==> job 8149 <==
==> flow/design.v <==
module cordicMagPh
   #(parameter integer N        = 13,  
     parameter integer XY_WIDTH = 18)  
    (input  wire                           clk,
     input  wire                           reset,    
     input  wire                           st,       
     input  wire signed [XY_WIDTH - 1 : 0] xin,      
     input  wire signed [XY_WIDTH - 1 : 0] yin,      
     output reg                            rdy,      
     output wire        [XY_WIDTH - 1 : 0] mag,      
     output wire signed [XY_WIDTH + 1 : 0] ph);      
    localparam integer N_WIDTH = $clog2(N);
    reg signed [XY_WIDTH + 1 : 0] x, y, z;
    reg        [N_WIDTH  - 1 : 0] ni;       
    reg                           qrt;      
    wire signed [XY_WIDTH + 1 : 0] xShift, yShift;
    wire        [XY_WIDTH - 2 : 0] atan;
    reg  signed [XY_WIDTH + 1 : 0] zCnv;
    reg          [XY_WIDTH : 0] a;
    reg  [2 * XY_WIDTH - 1 : 0] r;
    localparam [1 : 0] ST0 = 2'd0, ST1 = 2'd1, ST2 = 2'd2, ST3 = 2'd3;
    reg [1 : 0] state;
    localparam integer PKG_WIDTH = XY_WIDTH + 1;
    function [63:0] atanLUTlong;
        input integer i;
        begin
            case (i)
                0: atanLUTlong = 64'd2305843009213693952;
                1: atanLUTlong = 64'd1361218612134873344;
                2: atanLUTlong = 64'd719230530580881024;
                3: atanLUTlong = 64'd365092647525521984;
                4: atanLUTlong = 64'd183254791493294816;
                5: atanLUTlong = 64'd91716730292036224;
                6: atanLUTlong = 64'd45869556482713136;
                7: atanLUTlong = 64'd22936177926750896;
                8: atanLUTlong = 64'd11468263948075832;
                9: atanLUTlong = 64'd5734153847876408;
                10: atanLUTlong = 64'd2867079658191484;
                11: atanLUTlong = 64'd1433540170878135;
                12: atanLUTlong = 64'd716770128161890;
                13: atanLUTlong = 64'd358385069421298;
                14: atanLUTlong = 64'd179192535378193;
                15: atanLUTlong = 64'd89596267772540;
                16: atanLUTlong = 64'd44798133896700;
                17: atanLUTlong = 64'd22399066949654;
                18: atanLUTlong = 64'd11199533474990;
                19: atanLUTlong = 64'd5599766737515;
                20: atanLUTlong = 64'd2799883368760;
                21: atanLUTlong = 64'd1399941684380;
                22: atanLUTlong = 64'd699970842190;
                23: atanLUTlong = 64'd349985421095;
                24: atanLUTlong = 64'd174992710548;
                25: atanLUTlong = 64'd87496355274;
                26: atanLUTlong = 64'd43748177637;
                27: atanLUTlong = 64'd21874088818;
                28: atanLUTlong = 64'd10937044409;
                29: atanLUTlong = 64'd5468522205;
                30: atanLUTlong = 64'd2734261102;
                31: atanLUTlong = 64'd1367130551;
                32: atanLUTlong = 64'd683565276;
                33: atanLUTlong = 64'd341782638;
                34: atanLUTlong = 64'd170891319;
                35: atanLUTlong = 64'd85445659;
                36: atanLUTlong = 64'd42722830;
                37: atanLUTlong = 64'd21361415;
                38: atanLUTlong = 64'd10680707;
                39: atanLUTlong = 64'd5340354;
                40: atanLUTlong = 64'd2670177;
                41: atanLUTlong = 64'd1335088;
                42: atanLUTlong = 64'd667544;
                43: atanLUTlong = 64'd333772;
                44: atanLUTlong = 64'd166886;
                45: atanLUTlong = 64'd83443;
                46: atanLUTlong = 64'd41722;
                47: atanLUTlong = 64'd20861;
                48: atanLUTlong = 64'd10430;
                49: atanLUTlong = 64'd5215;
                50: atanLUTlong = 64'd2608;
                51: atanLUTlong = 64'd1304;
                52: atanLUTlong = 64'd652;
                53: atanLUTlong = 64'd326;
                54: atanLUTlong = 64'd163;
                55: atanLUTlong = 64'd81;
                56: atanLUTlong = 64'd41;
                57: atanLUTlong = 64'd20;
                58: atanLUTlong = 64'd10;
                59: atanLUTlong = 64'd5;
                60: atanLUTlong = 64'd3;
                61: atanLUTlong = 64'd1;
                62: atanLUTlong = 64'd1;
                63: atanLUTlong = 64'd0;
                default: atanLUTlong = 64'd0;
            endcase
        end
    endfunction
    function [63:0] coefdLUTlong;
        input integer i;
        begin
            case (i)
                0: coefdLUTlong = 64'd3260954456333195264;
                1: coefdLUTlong = 64'd2916686334356757504;
                2: coefdLUTlong = 64'd2829601372552588288;
                3: coefdLUTlong = 64'd2807750841902562304;
                4: coefdLUTlong = 64'd2802282967498353152;
                5: coefdLUTlong = 64'd2800915666627739136;
                6: coefdLUTlong = 64'd2800573820569637376;
                7: coefdLUTlong = 64'd2800488357751430656;
                8: coefdLUTlong = 64'd2800466991965381120;
                9: coefdLUTlong = 64'd2800461650513774592;
                10: coefdLUTlong = 64'd2800460315150554624;
                11: coefdLUTlong = 64'd2800459981309729792;
                12: coefdLUTlong = 64'd2800459897849522176;
                13: coefdLUTlong = 64'd2800459876984470016;
                14: coefdLUTlong = 64'd2800459871768206848;
                15: coefdLUTlong = 64'd2800459870464141312;
                16: coefdLUTlong = 64'd2800459870138124800;
                17: coefdLUTlong = 64'd2800459870056620544;
                18: coefdLUTlong = 64'd2800459870036244480;
                19: coefdLUTlong = 64'd2800459870031150592;
                20: coefdLUTlong = 64'd2800459870029877248;
                21: coefdLUTlong = 64'd2800459870029558784;
                22: coefdLUTlong = 64'd2800459870029479424;
                23: coefdLUTlong = 64'd2800459870029459456;
                24: coefdLUTlong = 64'd2800459870029454336;
                25: coefdLUTlong = 64'd2800459870029453312;
                default: coefdLUTlong = 64'd0;
            endcase
        end
    endfunction
    localparam integer COEFD_LUT_LONG_SIZE = 26;
    function [PKG_WIDTH - 3 : 0] atanLUTshort;
        input integer i;
        reg [63 : 0] v;
        begin
            v = atanLUTlong(i);
            atanLUTshort = v[61 -: PKG_WIDTH - 2];
        end
    endfunction
    function [PKG_WIDTH - 3 : 0] coefdInit;
        input integer dummy;
        reg [63 : 0] v;
        begin
            if (N - 1 > COEFD_LUT_LONG_SIZE - 1)
                v = coefdLUTlong(COEFD_LUT_LONG_SIZE - 1);
            else
                v = coefdLUTlong(N - 1);
            coefdInit = v[61 -: PKG_WIDTH - 2];
        end
    endfunction
    localparam [PKG_WIDTH - 3 : 0] coefd = coefdInit(0);
    function [PKG_WIDTH - 1 : 0] signalSaturate;
        input [PKG_WIDTH - 1 : 0] x;
        begin
            if (x[PKG_WIDTH - 1 : PKG_WIDTH - 2] == 2'b01) begin
                signalSaturate = {2'b01, {(PKG_WIDTH - 2){1'b0}}};
            end else if (x[PKG_WIDTH - 1 : PKG_WIDTH - 2] == 2'b10) begin
                signalSaturate = {2'b11, {(PKG_WIDTH - 2){1'b0}}};
            end else begin
                signalSaturate = x;
            end
        end
    endfunction
    always @(posedge clk or posedge reset)
    if (reset) begin
        rdy   <= 1'b0;
        x     <= {(XY_WIDTH + 2){1'b0}};
        y     <= {(XY_WIDTH + 2){1'b0}};
        z     <= {(XY_WIDTH + 2){1'b0}};
        ni    <= {N_WIDTH{1'b0}};
        qrt   <= 1'b0;
        state <= ST0;
    end else begin
        if (st) begin  
            rdy <= 1'b0;
            ni  <= {N_WIDTH{1'b0}};  
            if (xin < 0) begin
                x   <= -xin;
                qrt <= 1'b1;
            end else begin  
                x   <= xin;
                qrt <= 1'b0;
            end
            y <= yin;
            state <= ST1;
        end else begin
            case (state)
                ST0: begin
                    rdy <= 1'b1;
                end
                ST1: begin
                    if (y == 0) begin  
                        rdy <= 1'b1;
                        if (~qrt) begin  
                            z <= {(XY_WIDTH + 2){1'b0}};
                        end else begin
                            z <= {2'b01, {XY_WIDTH{1'b0}}};  
                        end
                        state <= ST0;  
                    end else begin  
                        if (y < 0) begin
                            x <= x - y;
                            y <= y + x;
                            z <= -atan;
                        end else begin
                            x <= x + y;
                            y <= y - x;
                            z <= atan;
                        end
                        ni    <= ni + 1'd1;
                        state <= ST2;
                    end
                end
                ST2: begin
                    if (y < 0) begin
                        x <= x - yShift;
                        y <= y + xShift;
                        z <= z - atan;
                    end else begin  
                        x <= x + yShift;
                        y <= y - xShift;
                        z <= z + atan;
                    end
                    if (ni < N - 1) begin  
                        ni    <= ni + 1'd1;
                        state <= ST2;
                    end else begin
                        ni    <= {N_WIDTH{1'b0}};
                        state <= ST3;
                    end
                end
                ST3: begin
                    rdy   <= 1'b1;
                    x     <= {1'b0, r[2 * XY_WIDTH - 1 : XY_WIDTH - 1]};
                    z     <= zCnv;
                    state <= ST0;
                end
            endcase
        end
    end
    assign xShift = x >>> ni;
    assign yShift = y >>> ni;
    assign atan   = atanLUTshort(ni);
    always @(*) begin
        if (x >= 0) begin
            a = x[XY_WIDTH : 0];
        end else begin
            a = {(XY_WIDTH + 1){1'b0}};
        end
        r = a * coefd;
    end
    always @(*) begin
        zCnv = {z[XY_WIDTH + 1], signalSaturate(z[XY_WIDTH : 0])};
        if (~qrt) begin  
            zCnv = zCnv;
        end else begin     
            if (zCnv >= 0) begin
                zCnv = {2'b01, {XY_WIDTH{1'b0}}} - zCnv;  
            end else begin
                zCnv = {2'b11, {XY_WIDTH{1'b0}}} - zCnv;  
            end
        end
    end
    assign mag = x[XY_WIDTH - 1 : 0];
    assign ph  = z;
endmodule
==> flow/run.sh <==
#!/bin/bash
# the make line also repeats each setting of config.mk as NAME=value (left out here)
make -C /OpenROAD-flow-scripts/flow DESIGN_CONFIG=/design/flow/config.mk WORK_HOME=/design/flow/orfs CLKGATE_MAP_FILE= finish
==> flow/config.mk <==
export PLATFORM = sky130hd
export DESIGN_NAME = cordicMagPh
export DESIGN_NICKNAME = cordicMagPh
export VERILOG_FILES = /design/flow/design.v
export SDC_FILE = /design/flow/constraint.sdc
export NUM_CORES = 4
export LEC_CHECK = 0
export CAP_MARGIN = 20
export CELL_PAD_IN_SITES_DETAIL_PLACEMENT = 1
export CORE_MARGIN = 2
export CORE_UTILIZATION = 34
export CTS_CLUSTER_DIAMETER = 256
export CTS_CLUSTER_SIZE = 27
export HOLD_SLACK_MARGIN = -0.06
export MAX_ROUTING_LAYER = met5
export PLACE_DENSITY_LB_ADDON = 0.22
export SLEW_MARGIN = 20
export TNS_END_PERCENT = 40
==> flow/constraint.sdc <==
create_clock -name core_clock -period 7.5 [get_ports {clk}]
set_input_delay 1.5000 -clock core_clock [delete_from_list [all_inputs] [get_ports {clk}]]
set_output_delay 1.5000 -clock core_clock [all_outputs]
set_load 0.01 [all_outputs]
==> job 5559: changes against job 8149 <==
Settings changed: CELL_PAD_IN_SITES_DETAIL_PLACEMENT 1 to unset, CORE_UTILIZATION 34 to 72, CTS_CLUSTER_DIAMETER 256 to 27, CTS_CLUSTER_SIZE 27 to 47, HOLD_SLACK_MARGIN -0.06 to unset, MAX_ROUTING_LAYER met5 to met4, PLACE_DENSITY_LB_ADDON 0.22 to 0.01, SETUP_SLACK_MARGIN set to 0.51, TNS_END_PERCENT 40 to unset.
==> flow/constraint.sdc (replaced) <==
create_clock -name core_clock -period 5.99 [get_ports {clk}]
set_input_delay 1.1980 -clock core_clock [delete_from_list [all_inputs] [get_ports {clk}]]
set_output_delay 1.1980 -clock core_clock [all_outputs]
set_load 0.01 [all_outputs]
==> job 8367: changes against job 8149 <==
Settings changed: CORE_UTILIZATION 34 to 40, HOLD_SLACK_MARGIN -0.06 to 0.22.
==> job 8930: changes against job 8149 <==
Settings changed: ABC_AREA set to 1, CELL_PAD_IN_SITES_DETAIL_PLACEMENT 1 to unset, CORE_UTILIZATION 34 to 68, CTS_CLUSTER_DIAMETER 256 to 222, CTS_CLUSTER_SIZE 27 to 96, HOLD_SLACK_MARGIN -0.06 to unset, MAX_ROUTING_LAYER met5 to unset, PLACE_DENSITY set to 0.37, PLACE_DENSITY_LB_ADDON 0.22 to unset, SETUP_SLACK_MARGIN set to -0.22, TNS_END_PERCENT 40 to unset.
==> flow/constraint.sdc (replaced) <==
create_clock -name core_clock -period 6.34 [get_ports {clk}]
set_input_delay 1.2680 -clock core_clock [delete_from_list [all_inputs] [get_ports {clk}]]
set_output_delay 1.2680 -clock core_clock [all_outputs]
set_load 0.01 [all_outputs]
==> comparison <==
Job 8149 produced a clean layout. Job 5559 finished but fails on negative setup slack. Job 8367 went through all stages and came out clean. Job 8930 completed and failed the layout checks on negative setup slack. Utilization: job 8930 is lower than job 5559 (9.2 points). Between job 8149 and job 5559, the lower clock-buffer cell count is in job 8149 (gap 2). Against job 8930, the synthesized cell count of job 8367 is lower by about 26%. Cell count, lowest first: job 5559, job 8367, job 8149, job 8930. The lowest global-route usage belongs to job 8149, the highest to job 5559. Setup slack: job 5559 is worse than job 8367 (1300 ps). The lowest sequential share of layout area belongs to job 8930, the highest to job 8367. Non-clock buffer count: job 8149 is higher than job 8367 (5).
==> figures <==
metric                                                                                   job 8930      job 8367      job 8149                  job 5559
Final Cycle Share                                                                          100.5%        95.78%        94.35%                    115.7%
Detailed-route vias per instance                                                            6.383         6.121         5.851                     7.363
Area of placed instances                                                              21,740 um^2   20,560 um^2   20,740 um^2               20,930 um^2
Number of nets at the end of the flow                                                       3,708         2,835         2,841                     2,930
DIE AREA                                                                              31,850 um^2   49,890 um^2   58,530 um^2               28,060 um^2
Number of distinct standard cells referenced by the synthesized netlist                        62            93            93                        93
Worst slew margin relative to its limit                                                    34.31%        27.21%        28.29%                    31.64%
Post-CTS setup-driven buffer insertion count                                                    0             0             0                        10
Biggest cell delay along the critical path                                                 570 ps        540 ps        550 ps                    740 ps
Cell total in the yosys stat output                                                         3,265         2,407         2,407                     2,407
Result of the run                                                        finished with violations  timing/DRC/antenna clean  timing/DRC/antenna clean  finished with violations
Violated checks                                                              negative setup slack             -             -      negative setup slack
Logic gate fraction of the total cell area                                                 73.53%        75.59%        74.89%                    74.61%
Sequential cell area fraction in the yosys report                                          8.469%        9.107%        9.107%                    9.107%
